==> 07-07 <==
// CPU
module CPU(clk, rst, memoryData, memoryAddress, dataOut, readSignal, writeSignal, AC);
make LEC_CHECK=0 ABC_AREA=1 CAP_MARGIN=20 CORE_MARGIN=2 CORE_UTILIZATION=41 CTS_CLUSTER_DIAMETER=188 CTS_CLUSTER_SIZE=46 PLACE_DENSITY=0.6 SLEW_MARGIN=20 finish   # period 42.0 ns
run.sh (not shown) runs the stock make flow with config.mk's settings and CLKGATE_MAP_FILE=.
==> inputs of 08-17, as changes to 07-07 <==
==> flow/config.mk (replaced) <==
export PLATFORM = sky130hd
export DESIGN_NAME = CPU
export DESIGN_NICKNAME = CPU
export VERILOG_FILES = /design/flow/design.v
export SDC_FILE = /design/flow/constraint.sdc
export NUM_CORES = 4
export LEC_CHECK = 0
export CAP_MARGIN = 20
export CELL_PAD_IN_SITES_DETAIL_PLACEMENT = 2
export CORE_MARGIN = 2
export CORE_UTILIZATION = 40
export SLEW_MARGIN = 20
export TNS_END_PERCENT = 95
==> inputs of 03-21, as changes to 07-07 <==
--- a/flow/config.mk
+++ b/flow/config.mk
@@ -10,6 +10,5 @@
 export CORE_MARGIN = 2
-export CORE_UTILIZATION = 41
-export CTS_CLUSTER_DIAMETER = 188
-export CTS_CLUSTER_SIZE = 46
+export CORE_UTILIZATION = 72
 export PLACE_DENSITY = 0.6
+export SETUP_SLACK_MARGIN = 2.47
 export SLEW_MARGIN = 20
==> flow/constraint.sdc (replaced) <==
create_clock -name core_clock -period 28.8 [get_ports {clk}]
set_input_delay 5.7600 -clock core_clock [delete_from_list [all_inputs] [get_ports {clk}]]
set_output_delay 5.7600 -clock core_clock [all_outputs]
set_load 0.01 [all_outputs]
==> comparison table <==
|  | 03-21 | 08-17 | 07-07 |
|---|---|---|---|
| Run status | did not finish | finished with violations | no timing/DRC/antenna violations |
| Last stage reached | 5_1_grt | - | - |
| Layout check failures | - | max-capacitance violations, max-slew violations, negative setup slack | - |
| Cell depth of the worst hold path | - | 0 | 0 |
| PnR Total Power | - | 0.000329 W | 0.000302 W |
| Cell Area, Synth | 19000 µm² | 19200 µm² | 19000 µm² |
| Filler-free cell count of the finished design | - | 3032 | 3466 |
| Top layer in use | - | met5 | met4 |
| Number of hold violations in the final report | - | 0 | 0 |
| CP Buf/Inv Count | - | 12 | 31 |
| Final setup violating endpoints | - | 7 | 0 |
| Total half-perimeter wirelength after legalization and detailed placement | 47.7 mm | 74.1 mm | 47.1 mm |
| Power in sequential cells | - | 0.000135 W | 0.000135 W |
| Type of the setup path with the least slack | - | reg -> reg | reg -> reg |
| Setup bufs post-CTS | 134 | 0 | 0 |
| Starting DRT DRC Count | - | 3190 | 1631 |
| First-pass detailed-route iteration total | - | 14 | 5 |
| Effective utilization at floorplan | 0.732 | 0.403 | 0.417 |
| Layout multi-input combinational cell count | - | 1939 | 2105 |
| Pwr dens | - | 15.4 nW/µm² | 14.5 nW/µm² |
| Switching Power | - | 0.000106 W | 0.0000770 W |
| Capture point of the critical path | - | result[12]$_DFFE_PP_ | AC[15]$_SDFFE_PP0P_ |
| Worst skew pair latency | - | 0.52 ns | 0.43 ns |

---

==> run B: inputs <==
==> flow/design.v <==
module CPU(clk, rst, memoryData, memoryAddress, dataOut, readSignal, writeSignal, AC);
input clk;
input rst;  
input [15:0] memoryData;
reg [3:0] state;
reg [5:0] PC;
reg [10:0] MAR;
reg signed [15:0] MBR;
reg [3:0] opcode;
reg M;
reg [15:0] IR;
reg zeroFlag, overflowFlag, carryFlag, negativeFlag;
output reg readSignal;
output reg writeSignal;
output reg signed [15:0] AC;
output reg [15:0] dataOut; 
output reg [10:0] memoryAddress;
reg signed [15:0] result;
parameter Load = 4'd1, Store = 4'd2, Add = 4'd3, Sub = 4'd4, Mul = 4'd5, Div = 4'd6 , Branch = 4'd7, BRZ = 4'd8;
always @ (posedge clk) begin
	if (rst) begin
	PC <= 0;
	state = 0;
	AC <= 0;
	dataOut <= 0;
	memoryAddress <= 0;
	zeroFlag = 0;
	overflowFlag = 0;
	carryFlag = 0;
	negativeFlag = 0;
	readSignal = 1;
	writeSignal = 0;
	end
	else
	case (state)
		0: begin  
			MAR <= PC;
			state = 1;
		end
		1: begin  
			writeSignal = 0;
			readSignal = 1;
			memoryAddress <= MAR;
			PC <= PC + 1;
			state = 2;
		end
		2:state = 3;  
		3: begin
			MBR <= memoryData;
			state = 4;
		end
		4: begin
			IR <= MBR;
			state = 5;
		end
		5: begin  
			opcode <= IR[15:12];
			M <= IR[11];
			MAR <= IR[10:0];
			state = 6;
		end
		6: begin
				if (opcode == Branch) begin  
					PC <= MAR; 
					state = 0;
				end
				else if (opcode == BRZ) begin  
					if(zeroFlag == 1 && M == 1) begin
						PC <= MAR;
						state = 0;
					end
					else begin
						state = 0;
					end
				end
				else begin
					state = 7;
				end
		end
		7: begin
			if (opcode == Store) begin
				memoryAddress <= MAR;
			end
			state = 8;
		end
		8: begin
			if (opcode == Store) begin  
				writeSignal = 1;
				readSignal = 0;
				dataOut <= AC;
				state = 0;
			end
			else begin
				state = 9;
			end
		end
		9: begin
			writeSignal = 0;
			readSignal = 1;
			if(M == 1) begin
				memoryAddress <= MAR;
			end
			state = 10;
			end
		10: begin
			state = 11;
		end
		11: begin
			if (M == 1) begin
				MBR <= memoryData;
			end
			else if (M == 0) begin
				MBR <= $signed(IR[10:0]);
			end
			state = 12;
		end
		12: begin  
			if (opcode == Load) begin  
				AC <= MBR;
				state = 0;
			end
			else if (opcode != Add && opcode != Sub && opcode != Mul && opcode != Div) begin  
				state = 0;
			end
			else begin
				case(opcode)
				Add :  
					begin
					{carryFlag, result} = AC + MBR;
					zeroFlag = (result==0)? 1:0;
					if(AC[15]==MBR[15]) begin
					  if(MBR[15]==result[15])begin
					  overflowFlag = 0;
					  end
					  else begin
					  overflowFlag = 1;
					  end
					end
					else begin
					overflowFlag = 0;
					end						
					negativeFlag =(result[15]==1)? 1:0;	
					end
				Sub :  
					begin
					{carryFlag, result} = AC - MBR;
					zeroFlag = (result==0)? 1:0;
					if(AC[15]==MBR[15]) begin
					  if(MBR[15]==result[15])begin
					  overflowFlag = 0;
					  end
					  else begin
					  overflowFlag = 1;
					  end
					end
					else begin
					overflowFlag = 0;
					end
					negativeFlag =(result[15]==1)? 1:0;
					end
				Mul :  
					begin
					result = AC * MBR;
					zeroFlag = (result==0)? 1:0;
					if(result > 16'h0FFF || result < 16'hF000) begin
					overflowFlag = 1;
					end
					else begin
						overflowFlag = 0;
					end
					negativeFlag =(result[15]==1)? 1:0;
					end	
				Div :  
					begin
					if (MBR == 0) result = 0;  
					else result = AC / MBR;
					zeroFlag = (result==0)? 1:0;
					negativeFlag =(result[15]==1)? 1:0;
					end						
			endcase  
			AC <= result;
			state = 0;
			end
		end
	endcase
end
endmodule
==> flow/run.sh <==
#!/bin/bash
# the make line also repeats each setting of config.mk as NAME=value (left out here)
make -C /OpenROAD-flow-scripts/flow DESIGN_CONFIG=/design/flow/config.mk WORK_HOME=/design/flow/orfs CLKGATE_MAP_FILE= finish
==> flow/config.mk <==
export PLATFORM = sky130hd
export DESIGN_NAME = CPU
export DESIGN_NICKNAME = CPU
export VERILOG_FILES = /design/flow/design.v
export SDC_FILE = /design/flow/constraint.sdc
export NUM_CORES = 4
export LEC_CHECK = 0
export CAP_MARGIN = 20
export CORE_ASPECT_RATIO = 0.74
export CORE_MARGIN = 2
export CORE_UTILIZATION = 40
export GPL_TIMING_DRIVEN = 1
export PLACE_DENSITY = 0.6
export SLEW_MARGIN = 15
==> flow/constraint.sdc <==
create_clock -name core_clock -period 42.0 [get_ports {clk}]
set_input_delay 8.4000 -clock core_clock [delete_from_list [all_inputs] [get_ports {clk}]]
set_output_delay 8.4000 -clock core_clock [all_outputs]
set_load 0.01 [all_outputs]
==> inputs of run C, as changes to run B <==
Settings changed: CORE_ASPECT_RATIO 0.74 to unset, CORE_UTILIZATION 40 to 52, GPL_TIMING_DRIVEN 1 to unset, SLEW_MARGIN 15 to 20.
==> flow/constraint.sdc (replaced) <==
create_clock -name core_clock -period 38.3 [get_ports {clk}]
set_input_delay 7.6600 -clock core_clock [delete_from_list [all_inputs] [get_ports {clk}]]
set_output_delay 7.6600 -clock core_clock [all_outputs]
set_load 0.01 [all_outputs]
==> inputs of run D, as changes to run B <==
Settings changed: ABC_AREA set to 1, CORE_ASPECT_RATIO 0.74 to unset, CORE_UTILIZATION 40 to 70, CTS_CLUSTER_DIAMETER set to 188, CTS_CLUSTER_SIZE set to 46, GPL_TIMING_DRIVEN 1 to unset, PLACE_DENSITY 0.6 to 0.37, SLEW_MARGIN 15 to 20, TNS_END_PERCENT set to 15.
==> inputs of run G, as changes to run B <==
Settings changed: ABC_AREA set to 1, CORE_MARGIN 2 to 8, CORE_UTILIZATION 40 to 44, CTS_CLUSTER_SIZE set to 15, GPL_ROUTABILITY_DRIVEN set to 1, MAX_ROUTING_LAYER set to met4.
==> flow/constraint.sdc (replaced) <==
create_clock -name core_clock -period 22.3 [get_ports {clk}]
set_input_delay 4.4600 -clock core_clock [delete_from_list [all_inputs] [get_ports {clk}]]
set_output_delay 4.4600 -clock core_clock [all_outputs]
set_load 0.01 [all_outputs]
==> results <==
Run C went through all stages and came out clean. Run D finished clean. Run G finished but failed the layout checks on negative setup slack. Run B went through all stages and came out clean.
The lowest via count belongs to run C, the highest to run G.
In run D the first-iteration DRC count is larger than in run G, by 0.54%.
Hold slack: run G is worse than run B (0.62 ps).
In run B the power is higher than in run D, by 1.9%.
In run G the global-route usage is higher than in run B, by 0.41 points.
Against run B, the sequential share of layout area of run D is higher by 0.56 points.
Setup slack, lowest first: run G, run C, run B, run D.
Between run B and run C, the lower critical path depth is in run B (gap 5).
==> figures <==
item	run C	run G	run D	run B
Cell repeated most along the worst path	ha_1	nand2_1	nand2_1	ha_1
Global placement routability congestion	0.946	0.990	1.04	0.990
Number of non-clock inverters in the layout	183	506	506	183
Seq pwr	0.147 mW	0.253 mW	0.135 mW	0.134 mW
Period minus WS final	35500 ps	26770 ps	34380 ps	38200 ps
Post-route cell area	21100 sq um	27900 sq um	20400 sq um	21200 sq um
Result of the run	complete, no violations	complete, but fails checks	complete, no violations	complete, no violations
Layout check failures	-	negative setup slack	-	-
Number of buffers inserted by post-CTS setup repair	0	116	0	0
Die outline area	38400 sq um	50200 sq um	28500 sq um	49700 sq um
Fin Clk Skew	13.3 ps	10.3 ps	9.89 ps	15.6 ps
Total vias in the final route	18.0k	21.5k	19.5k	18.3k
Layout filler cell count	3448	3733	2101	4666
FF-to-FF path depth	132	220	232	127
Worst r2r src	MBR[0]$_DFFE_PP_	MBR[1]$_DFFE_PP_	AC[0]$_SDFFE_PP0P_	MBR[1]$_DFFE_PP_
Final nets	2715	3890	3174	2717
Met2 Usage GRT	56.1%	39.4%	71.1%	37.9%
Critical path's largest stage delay	630 ps	470 ps	740 ps	910 ps
Detailed Place HPWL	48.5 mm	54.7 mm	45.1 mm	51.7 mm

---

==> exp/quartz: inputs <==
Starts from the design.v that is shown in full above.
==> flow/config.mk <==
export PLATFORM = sky130hd
export DESIGN_NAME = CPU
export DESIGN_NICKNAME = CPU
export VERILOG_FILES = /design/flow/design.v
export SDC_FILE = /design/flow/constraint.sdc
export NUM_CORES = 4
export LEC_CHECK = 0
export ABC_AREA = 1
export CAP_MARGIN = 20
export CORE_MARGIN = 2
export CORE_UTILIZATION = 58
export PLACE_DENSITY = 0.6
export SLEW_MARGIN = 20
==> flow/constraint.sdc <==
create_clock -name core_clock -period 28.8 [get_ports {clk}]
set_input_delay 5.7600 -clock core_clock [delete_from_list [all_inputs] [get_ports {clk}]]
set_output_delay 5.7600 -clock core_clock [all_outputs]
set_load 0.01 [all_outputs]
==> exp/pepper: changes against exp/quartz <==
- ABC_AREA: 1 -> not set
- CORE_UTILIZATION: 58 -> 50
- PLACE_DENSITY: 0.6 -> not set
- SETUP_SLACK_MARGIN: not set -> 5.0
==> flow/constraint.sdc (replaced) <==
create_clock -name core_clock -period 21.5 [get_ports {clk}]
set_input_delay 4.3000 -clock core_clock [delete_from_list [all_inputs] [get_ports {clk}]]
set_output_delay 4.3000 -clock core_clock [all_outputs]
set_load 0.01 [all_outputs]
==> exp/ember: changes against exp/quartz <==
- ABC_AREA: 1 -> not set
- CORE_UTILIZATION: 58 -> 66
- CTS_CLUSTER_DIAMETER: not set -> 49
- PLACE_DENSITY: 0.6 -> not set
- SETUP_SLACK_MARGIN: not set -> -2.0
==> flow/constraint.sdc (replaced) <==
create_clock -name core_clock -period 27.5 [get_ports {clk}]
set_input_delay 5.5000 -clock core_clock [delete_from_list [all_inputs] [get_ports {clk}]]
set_output_delay 5.5000 -clock core_clock [all_outputs]
set_load 0.01 [all_outputs]
==> flow_metrics.env <==
# source this file to load flow results
export IMPL_run_status="failed layout checks"
export IMPL_violations="setup timing"
export IMPL_setup_viol=33
export IMPL_drt_initial_drc_count=2567
export IMPL_fin_ws_ns=-0.919
-- figures above: exp/ember

==> flow_metrics.env <==
# source this file to load flow results
export IMPL_fin_ws_ns=-5.36
export IMPL_violations="setup timing"
export IMPL_setup_viol=33
export IMPL_run_status="failed layout checks"
-- figures above: exp/pepper

==> flow_metrics.env <==
# source this file to load flow results
export IMPL_postCtsResizedCells=16
export IMPL_drc=0
export IMPL_run_status="no timing/DRC/antenna violations"
export IMPL_inv_count=507
export IMPL_instances_no_fill=3462
export IMPL_setup_viol=0
export IMPL_drt_initial_drc_count=1610
export IMPL_yosysChipArea_um2=19000
-- figures above: exp/quartz


---

==> run a <==
Starts from the design.v that is shown in full above.
Settings: LEC_CHECK=0, CAP_MARGIN=20, CORE_ASPECT_RATIO=0.97, CORE_MARGIN=2, CORE_UTILIZATION=40, GPL_TIMING_DRIVEN=0, PLACE_DENSITY=0.6, SLEW_MARGIN=20; clock period 42.0 ns.
==> run b (differences from run a) <==
--- a/flow/config.mk
+++ b/flow/config.mk
@@ -7,8 +7,5 @@
 export LEC_CHECK = 0
 export CAP_MARGIN = 20
-export CORE_ASPECT_RATIO = 0.97
 export CORE_MARGIN = 2
-export CORE_UTILIZATION = 40
-export GPL_TIMING_DRIVEN = 0
-export PLACE_DENSITY = 0.6
+export CORE_UTILIZATION = 59
 export SLEW_MARGIN = 20
==> flow/constraint.sdc (replaced) <==
create_clock -name core_clock -period 21.5 [get_ports {clk}]
set_input_delay 4.3000 -clock core_clock [delete_from_list [all_inputs] [get_ports {clk}]]
set_output_delay 4.3000 -clock core_clock [all_outputs]
set_load 0.01 [all_outputs]
==> run c (differences from run a) <==
--- a/flow/config.mk
+++ b/flow/config.mk
@@ -7,8 +7,8 @@
 export LEC_CHECK = 0
 export CAP_MARGIN = 20
-export CORE_ASPECT_RATIO = 0.97
 export CORE_MARGIN = 2
-export CORE_UTILIZATION = 40
-export GPL_TIMING_DRIVEN = 0
+export CORE_UTILIZATION = 68
+export CTS_CLUSTER_DIAMETER = 188
+export CTS_CLUSTER_SIZE = 94
 export PLACE_DENSITY = 0.6
 export SLEW_MARGIN = 20
==> qor summary <==
| metric | run c | run a | run b |
|---|---|---|---|
| Outcome | finished clean | finished clean | did not finish |
| Stage where the flow stopped | - | - | global routing (5_1_grt) |
| Comb gates | 1939 | 1939 | - |
| Sequential cell area | 0.003223 mm² | 0.003223 mm² | - |
| Most repeated library cell on the critical path | sky130_fd_sc_hd__ha_1 | sky130_fd_sc_hd__ha_1 | - |
| Post CTS Setup Buffer Count | 0 | 0 | 91 |
| P_int | 0.2275 mW | 0.2250 mW | - |
| Layout net count | 2711 | 2781 | - |
| Final hold slack | 0.4173 ns | 0.4225 ns | - |
| Clock buffers and inverters, area share | 0.02815 | 0.02704 | - |
| Cell Count Post-Placement | 2741 | 3073 | 3317 |
| Number of hold-slack violations in the final timing report | 0 | 0 | - |
| Non-clock inverters | 183 | 183 | - |
| Layout clock buffers | 21 | 19 | - |
| Die ar. | 0.02953 mm² | 0.04966 mm² | 0.03392 mm² |
| Post-route DRC | 0 | 0 | - |
| Worst-skew pair later-pin latency | 0.43 ns | 0.42 ns | - |
Power is estimated from default activity; no workload was simulated.
